== north ==
==> flow/design.v <==
module uart_rx#(
	parameter CLK_FRE 	= 50,
	parameter UART_RATE = 115200
	) (
	input 				clk,    
	input 				rst_n,
	output 	 			recv_en,	
	output reg 	[ 7:0] 	recv_data,	
	input 				rx_pin 
);
parameter  RATE_CNT = (CLK_FRE * 1000_000 / UART_RATE) - 1;
reg [10:0] clk_cnt;
localparam WAIT = 2'd0, START = 2'd1, RECV = 2'd2, STOP = 2'd3;
reg [1:0] state;
assign recv_en = clk_cnt == RATE_CNT * 3 / 2;
reg [ 7:0] recv_data_r;
reg [ 2:0] recv_cnt;
always@(posedge clk)
	if(!rst_n)begin
		state 		<= WAIT;
		clk_cnt 	<= 0;
		recv_data 	<= 0;
	end
	else
	case(state)
		WAIT:
			if(!rx_pin)begin 
				recv_cnt <= 'd0;
				state <= START;
			end
		START:begin 
			if(clk_cnt == RATE_CNT / 2)begin 
				clk_cnt <= 0;
				state <= RECV;
			end
			else
				clk_cnt <= clk_cnt + 1;
		end
		RECV:begin 
			if(clk_cnt == RATE_CNT)begin 
				clk_cnt <= 0;
				recv_data_r[recv_cnt] <= rx_pin;
				recv_cnt <= recv_cnt + 1;
				state <= (recv_cnt == 7 )?STOP : RECV ;
			end
			else
				clk_cnt <= clk_cnt + 1;
		end
		STOP:begin 
			recv_data <= recv_data_r;
			if(clk_cnt == RATE_CNT * 3 / 2)begin 
				clk_cnt <= 0;
				state <= WAIT;
			end
			else 
				clk_cnt <= clk_cnt + 1;
		end
	endcase
endmodule
module uart_tx#(
	parameter CLK_FRE 	= 50,
	parameter UART_RATE = 115200
	) (
	input 				clk,    
	input 				rst_n,
	input 				send_en ,	
	output 	 			send_busy ,	
	input 		[ 7:0] 	send_data ,	
	output reg 			tx_pin
);
parameter  RATE_CNT = (CLK_FRE * 1000_000 / UART_RATE) - 1;
reg [10:0] clk_cnt;
localparam WAIT = 2'd0, START = 2'd1, SEND = 2'd2, STOP = 2'd3;
reg [1:0] state;
assign send_busy = state != WAIT;
reg [ 7:0] send_data_r;
reg [ 2:0] send_cnt;
always@(posedge clk)
	if(!rst_n)begin
		state 	<= WAIT;
		clk_cnt <= 0;
		tx_pin 	<= 1;
	end
	else
	case(state)
		WAIT:
			if(send_en)begin 
				send_data_r <= send_data;
				send_cnt <= 'd0;
				state <= START;
			end
		START:begin 
			tx_pin <= 0;
			if(clk_cnt == RATE_CNT)begin 
				clk_cnt <= 0;
				state <= SEND;
			end
			else
				clk_cnt <= clk_cnt + 1;
		end
		SEND:begin 
			tx_pin <= send_data_r[send_cnt];
			if(clk_cnt == RATE_CNT)begin 
				clk_cnt <= 0;
				send_cnt <= send_cnt + 1;
				state <= (send_cnt == 7 )?STOP : SEND ;
			end
			else
				clk_cnt <= clk_cnt + 1;
		end
		STOP:begin 
			tx_pin <= 1;
			if(clk_cnt == RATE_CNT)begin 
				clk_cnt <= 0;
				state <= WAIT;
			end
			else
				clk_cnt <= clk_cnt + 1;
		end
	endcase
endmodule
module uart_top (
	input 		clk,    
	input 		rst_n,
	input 		uart_rx,
	output		uart_tx
);
parameter CLK_FRE 		= 50;
parameter UART_RATE 	= 115200;
localparam SEND = 2'd0, WAIT = 2'd1;
reg [1:0] state;
reg  [31:0] wait_cnt;
reg  [ 7:0] send_cnt;
reg  [ 7:0] send_data;
reg  	    send_en;
wire [ 7:0] recv_data;
wire 		recv_en;
wire 		send_busy;
parameter 	ENG_NUM  = 9; 
parameter 	CHE_NUM  = 2; 
parameter 	DATA_NUM = CHE_NUM * 3 + ENG_NUM;  
wire [ DATA_NUM * 8 - 1:0] char_data = {8'hE4,8'hBD,8'hA0,8'hE5,8'hA5,8'hBD,"  World","\r\n"};
wire [ 7:0] char_byte = (send_cnt < DATA_NUM) ? char_data[ (DATA_NUM - 1 - send_cnt) * 8 +: 8] : 8'h00;
always@(posedge clk)
	if(!rst_n)begin
		state 		<= SEND;
		wait_cnt 	<= 0;
		send_cnt 	<= 0;
		send_en 	<= 'b0;
	end
	else
	case(state)
		SEND:begin  
			if(send_cnt == DATA_NUM + 1)begin 
				send_en 	<= 'b0;
				send_cnt 	<=  0;
				state 		<= WAIT;
			end
			else if(!send_busy)begin
				send_en 	<= 'b1;
				send_data 	<= char_byte;
				send_cnt 	<= send_cnt + 1;
			end
		end
		WAIT: 
			if(wait_cnt == CLK_FRE * 1000_000)begin 
				wait_cnt <= 0;
				state <= SEND;
			end
			else begin
				send_en <= recv_en;
				send_data <= recv_data;
				wait_cnt <= wait_cnt + 1;
			end
	endcase
uart_tx #(
	.CLK_FRE 	(CLK_FRE 	),
	.UART_RATE 	(UART_RATE 	)
	)uart_tx_m0(
	.clk 		(clk 		),
	.rst_n 		(rst_n 		),
	.send_en 	(send_en 	),
	.send_busy 	(send_busy 	),
	.send_data 	(send_data 	),
	.tx_pin 	(uart_tx 	)
	);
uart_rx #(
	.CLK_FRE 	(CLK_FRE 	),
	.UART_RATE 	(UART_RATE 	)
	)uart_rx_m0(
	.clk 		(clk 		),
	.rst_n 		(rst_n 		),
	.recv_en 	(recv_en 	),
	.recv_data 	(recv_data 	),
	.rx_pin 	(uart_rx 	)
	);
endmodule
clock: 4.04 ns
lec_check: 0
cap_margin: 20
core_aspect_ratio: 0.59
core_margin: 2
core_utilization: 47
cts_cluster_size: 71
gpl_timing_driven: 1
place_density: 0.37
setup_slack_margin: 0.11
slew_margin: 20
tns_end_percent: 100
run.sh (not shown) runs the stock make flow with config.mk's settings and CLKGATE_MAP_FILE=.
diff inputs: north => south
- PLACE_DENSITY: 0.37 -> unset
- SETUP_SLACK_MARGIN: 0.11 -> unset
- CORE_UTILIZATION: 47 -> 33
- GPL_TIMING_DRIVEN: 1 -> unset
- TNS_END_PERCENT: 100 -> unset
- CORE_ASPECT_RATIO: 0.59 -> unset
- CTS_CLUSTER_SIZE: 71 -> unset
- the clock period (ns, I/O delays scaled along): 4.04 -> 24.5
## What came out
- Sort north and south by worst stage delay on the critical path, ascending, and south comes first.
- Clock skew (lower): north
- In south the worst endpoint required time turned out 20.17 ns higher than in north.
- Summary of the comparison: cell area is higher in south, relative to north.
- Switching component of the power: south lower than north
- What south reported for sequential power has to be multiplied by 6.1 to get the figure for north.
- north and south ended up with roughly the same via count.
- In south, cell area after placement is higher than in north.
- Diff north -> south | length of routed met2 wiring | up by more than 10%
- In south, the fraction of area in multi-input gates came out 0.68 points below the value in north.
- south vs north, highest-utilization routing layer at the global route stage: met2 vs met1
Changes in east relative to south:
- SETUP_SLACK_MARGIN newly set to 0.93
- CORE_UTILIZATION changed from 33 to 72
- the clock period (ns, I/O delays scaled along) changed from 24.5 to 3.23
### Flow results
east vs south on setup slack: east is the lower one.
In east, the area added between synthesis and finish came out 2.9 points below the value in south.
As of east, horizontal die size had fallen by more than a quarter compared to south.
east vs. south: required time of the critical path now sits lower, register share of the cell area now sits higher.
Final area: east < south
Going from south to east, largest incremental delay on the critical path shrinks by 0.06 ns.
What east reported for pin count of the biggest net entering global routing has to be multiplied by 1.2 to get the figure for south.
Comparing east with south, the final count of pins violating max slew came out essentially unchanged.
NOTE wire length south->east increased by a few percent
Modified inputs, west compared to east
- clearing SETUP_SLACK_MARGIN, which used to be 0.93
- putting CTS_CLUSTER_DIAMETER at 398 where nothing was set
- putting CTS_CLUSTER_SIZE at 99 where nothing was set
- swapping 3.23 for 11.4 in the clock period (ns, I/O delays scaled along)
==> results <==
- west ended with less wire length on met1 than east.
- west vs. east: required time of the worst setup path has increased; total power has decreased.

---

RTL: the design.v shown in full above, as it stands there.
Settings: LEC_CHECK=0, CAP_MARGIN=20, CELL_PAD_IN_SITES_GLOBAL_PLACEMENT=1, CORE_MARGIN=2, CORE_UTILIZATION=37, CTS_CLUSTER_DIAMETER=168, CTS_CLUSTER_SIZE=63, PLACE_DENSITY=0.49, SLEW_MARGIN=20, TNS_END_PERCENT=100; clock period 20.0 ns.
The starting point produced a clean layout.
Rerun with:
ABC_AREA = 1   (was unset)
CELL_PAD_IN_SITES_GLOBAL_PLACEMENT = unset   (was 1)
CORE_ASPECT_RATIO = 0.71   (was unset)
CORE_UTILIZATION = 40   (was 37)
CTS_CLUSTER_DIAMETER = 272   (was 168)
CTS_CLUSTER_SIZE = unset   (was 63)
PLACE_DENSITY = unset   (was 0.49)
TNS_END_PERCENT = 5   (was 100)
Effect: Non-clock buffer count does not change. Via count came out higher by 17%. Worst setup slack degrades by 0.49 ns. Wire length came out higher by 7.7%.

---

Starts from the design.v that is shown in full above.
==> flow/config.mk <==
export PLATFORM = sky130hd
export DESIGN_NAME = uart_top
export DESIGN_NICKNAME = uart_top
export VERILOG_FILES = /design/flow/design.v
export SDC_FILE = /design/flow/constraint.sdc
export NUM_CORES = 4
export LEC_CHECK = 0
export CAP_MARGIN = 0
export CORE_ASPECT_RATIO = 0.89
export CORE_MARGIN = 6
export CORE_UTILIZATION = 46
export CTS_CLUSTER_SIZE = 27
export GPL_ROUTABILITY_DRIVEN = 0
export PLACE_DENSITY = 0.59
export SETUP_SLACK_MARGIN = 2.48
export SLEW_MARGIN = 20
==> flow/constraint.sdc <==
create_clock -name core_clock -period 8.93 [get_ports {clk}]
set_input_delay 1.7860 -clock core_clock [delete_from_list [all_inputs] [get_ports {clk}]]
set_output_delay 1.7860 -clock core_clock [all_outputs]
set_load 0.01 [all_outputs]
Edit:
Settings changed: CAP_MARGIN 0 to 20, CORE_ASPECT_RATIO 0.89 to default, CORE_MARGIN 6 to 2, CORE_UTILIZATION 46 to 72, CTS_CLUSTER_SIZE 27 to 10, GPL_ROUTABILITY_DRIVEN 0 to default, PLACE_DENSITY 0.59 to default, SETUP_SLACK_MARGIN 2.48 to 0.92.
Clock period 8.93 ns to 3.12 ns, I/O delays scaled along.
=>
- The new run completed without violations
- power is higher to 2.7 times its value
- critical path depth rose by 1
- register-to-register slack loses 5.5 ns
- synthesized area stays the same
- hold slack gets better by 0.016 ns
- first-iteration DRC count is lower by 28%
- final area is lower by 1.2%

---

old:
RTL: the design.v shown in full above, as it stands there.
clock: 10.3 ns
lec_check: 0
cap_margin: 20
core_margin: 2
core_utilization: 72
slew_margin: 20
Modified inputs, new compared to old
Settings: CORE_UTILIZATION changed from 72 to 40; the clock period (ns, I/O delays scaled along) changed from 10.3 to 20.0.
Results
Taking old as the reference, in new post-route core utilization decreased by 34 points relative to the old numbers, final area increased by 3.5% relative to the old numbers. Looking at total design power across both flows, new is the stronger of the two, with old trailing. Between old and new, share of the core filled by cells before placement decreased. Against old, new reports a die height that is higher. old → new: wire length grew by 2.2%; portion of the layout cell area used by non-clock buffers held.

---

== job 7144 ==
Starts from the design.v that is shown in full above.
clock: 3.12 ns
lec_check: 0
cap_margin: 5
core_aspect_ratio: 0.91
core_margin: 2
core_utilization: 72
cts_cluster_diameter: 104
cts_cluster_size: 14
place_density_lb_addon: 0.15
setup_slack_margin: 0.92
slew_margin: 20
Edits applied to the flow inputs when going from job 7144 to job 6702:
Settings: putting HOLD_SLACK_MARGIN at 0.28 where nothing was set; swapping 0.92 for 0.93 in SETUP_SLACK_MARGIN; swapping 5 for 20 in CAP_MARGIN; swapping 104 for 314 in CTS_CLUSTER_DIAMETER.
Results
Job 7144 → job 6702: post-layout instance area increased by 0.51% relative to the old numbers; met2 layer wire length in the routed design +about 3%; hold slack comparable; post-route met1 wirelength grew by about 2.5%; switching share of total power essentially unchanged.
Relative to job 7144, the number of fillers in the final layout of job 6702 is lower by 0.81%.
Comparing power per cell area for job 6702 and job 7144, the smaller number came from job 6702.
Per the comparison of job 6702 with job 7144, detail-routed net length per standard cell +about 1.6%; final clock period utilization by the worst path +0.22 points.
The inputs of job 5286 differ from those of job 6702 as listed below.
Settings: removing CORE_ASPECT_RATIO (formerly 0.91); changing CAP_MARGIN from 20 to 15; changing CTS_CLUSTER_DIAMETER from 314 to 104.
==> comparison <==
For number of vias in the routed layout, job 6702 and job 5286 come out practically identical. Diff job 6702 -> job 5286 | internal power summed over all cells | decrease of 72 µW. Job 6702 → job 5286: clock group power fell about 5.4%, final critical-path share of the clock period has remained practically unchanged, total buffers and inverters traversed by the critical path decreased by 1 relative to the old numbers. In the reports for job 6702 and job 5286, the larger count of nets after finishing belongs to job 6702.
Modified inputs, job 2318 compared to job 5286
Settings: CORE_ASPECT_RATIO now 0.92, previously not set; CAP_MARGIN now 20, was 15; HOLD_SLACK_MARGIN no longer set, was 0.28.
Findings:
The final layout from job 2318, which completed every stage, passed the timing, DRC and antenna checks at the end of the flow.
Going from job 5286 to job 2318, floorplan core area saw an increase; sequential portion of the cell area saw a decrease; global placer's final weighted congestion saw a decrease; peak per-stage delay on the critical path saw little to no change.
Looking at first element of the critical path, the uart_tx_m0.clk_cnt[0] result is from job 5286; the uart_tx_m0.clk_cnt[1] one comes from job 2318.
In job 2318 the power turned out 4.2% higher than in job 5286.
Compared with job 5286, job 2318 has less setup slack.
Sort job 2318 and job 5286 by final area asc -> top: job 5286
Diff job 5286 -> job 2318: register-to-register slack fell by 40 ps, clock buffer instance count of the final layout went down 1.

---

Starts from the design.v that is shown in full above.
Settings: LEC_CHECK=0, ABC_AREA=1, CAP_MARGIN=20, CORE_MARGIN=2, CORE_UTILIZATION=43, CTS_CLUSTER_DIAMETER=323, CTS_CLUSTER_SIZE=98, PLACE_DENSITY=0.37, SETUP_SLACK_MARGIN=5.0, SLEW_MARGIN=20, TNS_END_PERCENT=20; clock period 20.0 ns.
Rerun with:
ABC_AREA = unset   (was 1)
CELL_PAD_IN_SITES_GLOBAL_PLACEMENT = 3   (was unset)
CORE_UTILIZATION = 37   (was 43)
CTS_CLUSTER_DIAMETER = 223   (was 323)
CTS_CLUSTER_SIZE = 63   (was 98)
PLACE_DENSITY = 0.39   (was 0.37)
SETUP_SLACK_MARGIN = unset   (was 5.0)
TNS_END_PERCENT = 100   (was 20)
=> Total power shrinks by a few percent; critical path depth shrinks by 1; sequential power stays flat; first-iteration DRC count shrinks by a quarter to a third; maximum frequency grows by roughly a tenth; cell area shrinks by a few percent; setup slack improved by 0.75 ns.
Rerun with:
ABC_AREA = 1   (was unset)
CORE_ASPECT_RATIO = 0.55   (was unset)
CORE_MARGIN = 5   (was 2)
CORE_UTILIZATION = 40   (was 37)
CTS_CLUSTER_DIAMETER = unset   (was 223)
CTS_CLUSTER_SIZE = 26   (was 63)
GPL_ROUTABILITY_DRIVEN = 0   (was unset)
HOLD_SLACK_MARGIN = 0.04   (was unset)
PLACE_DENSITY = unset   (was 0.39)
SLEW_MARGIN = 35   (was 20)
TNS_END_PERCENT = unset   (was 100)
The new run passed the timing, DRC and antenna checks.
Sequential share of layout area goes down by 3.1 points.
Sequential power goes up by about 3%.
Area after synthesis goes up by 8.8%.
Design area goes up by 8.1%.
Setup slack gets worse by 0.34 ns.

---

RTL: the design.v shown in full above, as it stands there.
export LEC_CHECK = 0
export ABC_AREA = 1
export CAP_MARGIN = 20
export CORE_MARGIN = 2
export CORE_UTILIZATION = 72
export CTS_CLUSTER_DIAMETER = 171
export CTS_CLUSTER_SIZE = 86
export SLEW_MARGIN = 20
create_clock -name core_clock -period 10.3 [get_ports {clk}]
Next try:
--- a/flow/config.mk
+++ b/flow/config.mk
@@ -6,9 +6,6 @@
 export NUM_CORES = 4
 export LEC_CHECK = 0
-export ABC_AREA = 1
 export CAP_MARGIN = 20
 export CORE_MARGIN = 2
-export CORE_UTILIZATION = 72
-export CTS_CLUSTER_DIAMETER = 171
-export CTS_CLUSTER_SIZE = 86
+export CORE_UTILIZATION = 64
 export SLEW_MARGIN = 20
==> flow/constraint.sdc (replaced) <==
create_clock -name core_clock -period 5.61 [get_ports {clk}]
set_input_delay 1.1220 -clock core_clock [delete_from_list [all_inputs] [get_ports {clk}]]
set_output_delay 1.1220 -clock core_clock [all_outputs]
set_load 0.01 [all_outputs]
Outcome:
- synthesized cell count shrinks by a quarter to a third
- non-clock buffer count grows by 1
- clock skew grows by 0.0052 ns
- setup slack is worse by 3.7 ns
- worst hold slack is worse by 0.010 ns
- clock-buffer cell count grows by 1
Next try:
--- a/flow/config.mk
+++ b/flow/config.mk
@@ -8,4 +8,6 @@
 export CAP_MARGIN = 20
 export CORE_MARGIN = 2
-export CORE_UTILIZATION = 64
+export CORE_UTILIZATION = 72
+export CTS_CLUSTER_DIAMETER = 104
+export SETUP_SLACK_MARGIN = 0.77
 export SLEW_MARGIN = 20
==> flow/constraint.sdc (replaced) <==
create_clock -name core_clock -period 3.12 [get_ports {clk}]
set_input_delay 0.6240 -clock core_clock [delete_from_list [all_inputs] [get_ports {clk}]]
set_output_delay 0.6240 -clock core_clock [all_outputs]
set_load 0.01 [all_outputs]
Result: Worst setup slack got worse by 1.7 ns. Sequential cell count stays the same. Sequential power came out higher by about 80%. Final cell count fell by about 0.43%. Design area goes up by about 1%. Non-clock buffer count increases by 3.
Next try:
--- a/flow/config.mk
+++ b/flow/config.mk
@@ -10,4 +10,7 @@
 export CORE_UTILIZATION = 72
 export CTS_CLUSTER_DIAMETER = 104
-export SETUP_SLACK_MARGIN = 0.77
+export CTS_CLUSTER_SIZE = 14
+export HOLD_SLACK_MARGIN = 0.26
+export PLACE_DENSITY_LB_ADDON = 0.15
+export SETUP_SLACK_MARGIN = 0.93
 export SLEW_MARGIN = 20
The changed run completed with no timing, DRC or antenna violations.
Hold slack degrades by 0.016 ns.
Final cell count hardly moves.
Routed wire length went up by 2.4%.
Final area went up by 1.1%.
Count of clock-buffer cells in the layout went down by 1.
Next try:
--- a/flow/config.mk
+++ b/flow/config.mk
@@ -7,10 +7,10 @@
 export LEC_CHECK = 0
 export CAP_MARGIN = 20
+export CORE_ASPECT_RATIO = 0.91
 export CORE_MARGIN = 2
 export CORE_UTILIZATION = 72
 export CTS_CLUSTER_DIAMETER = 104
-export CTS_CLUSTER_SIZE = 14
-export HOLD_SLACK_MARGIN = 0.26
+export CTS_CLUSTER_SIZE = 12
 export PLACE_DENSITY_LB_ADDON = 0.15
-export SETUP_SLACK_MARGIN = 0.93
+export SETUP_SLACK_MARGIN = 0.92
 export SLEW_MARGIN = 20
=> The changed run finished with timing, DRC and antenna clean. Die size is about the same. Final area hardly moves. Non-clock buffer count came out higher by 1. Worst hold slack improves by 0.0087 ns. Register-to-register slack is about the same.
Power is estimated from default activity; no workload was simulated.
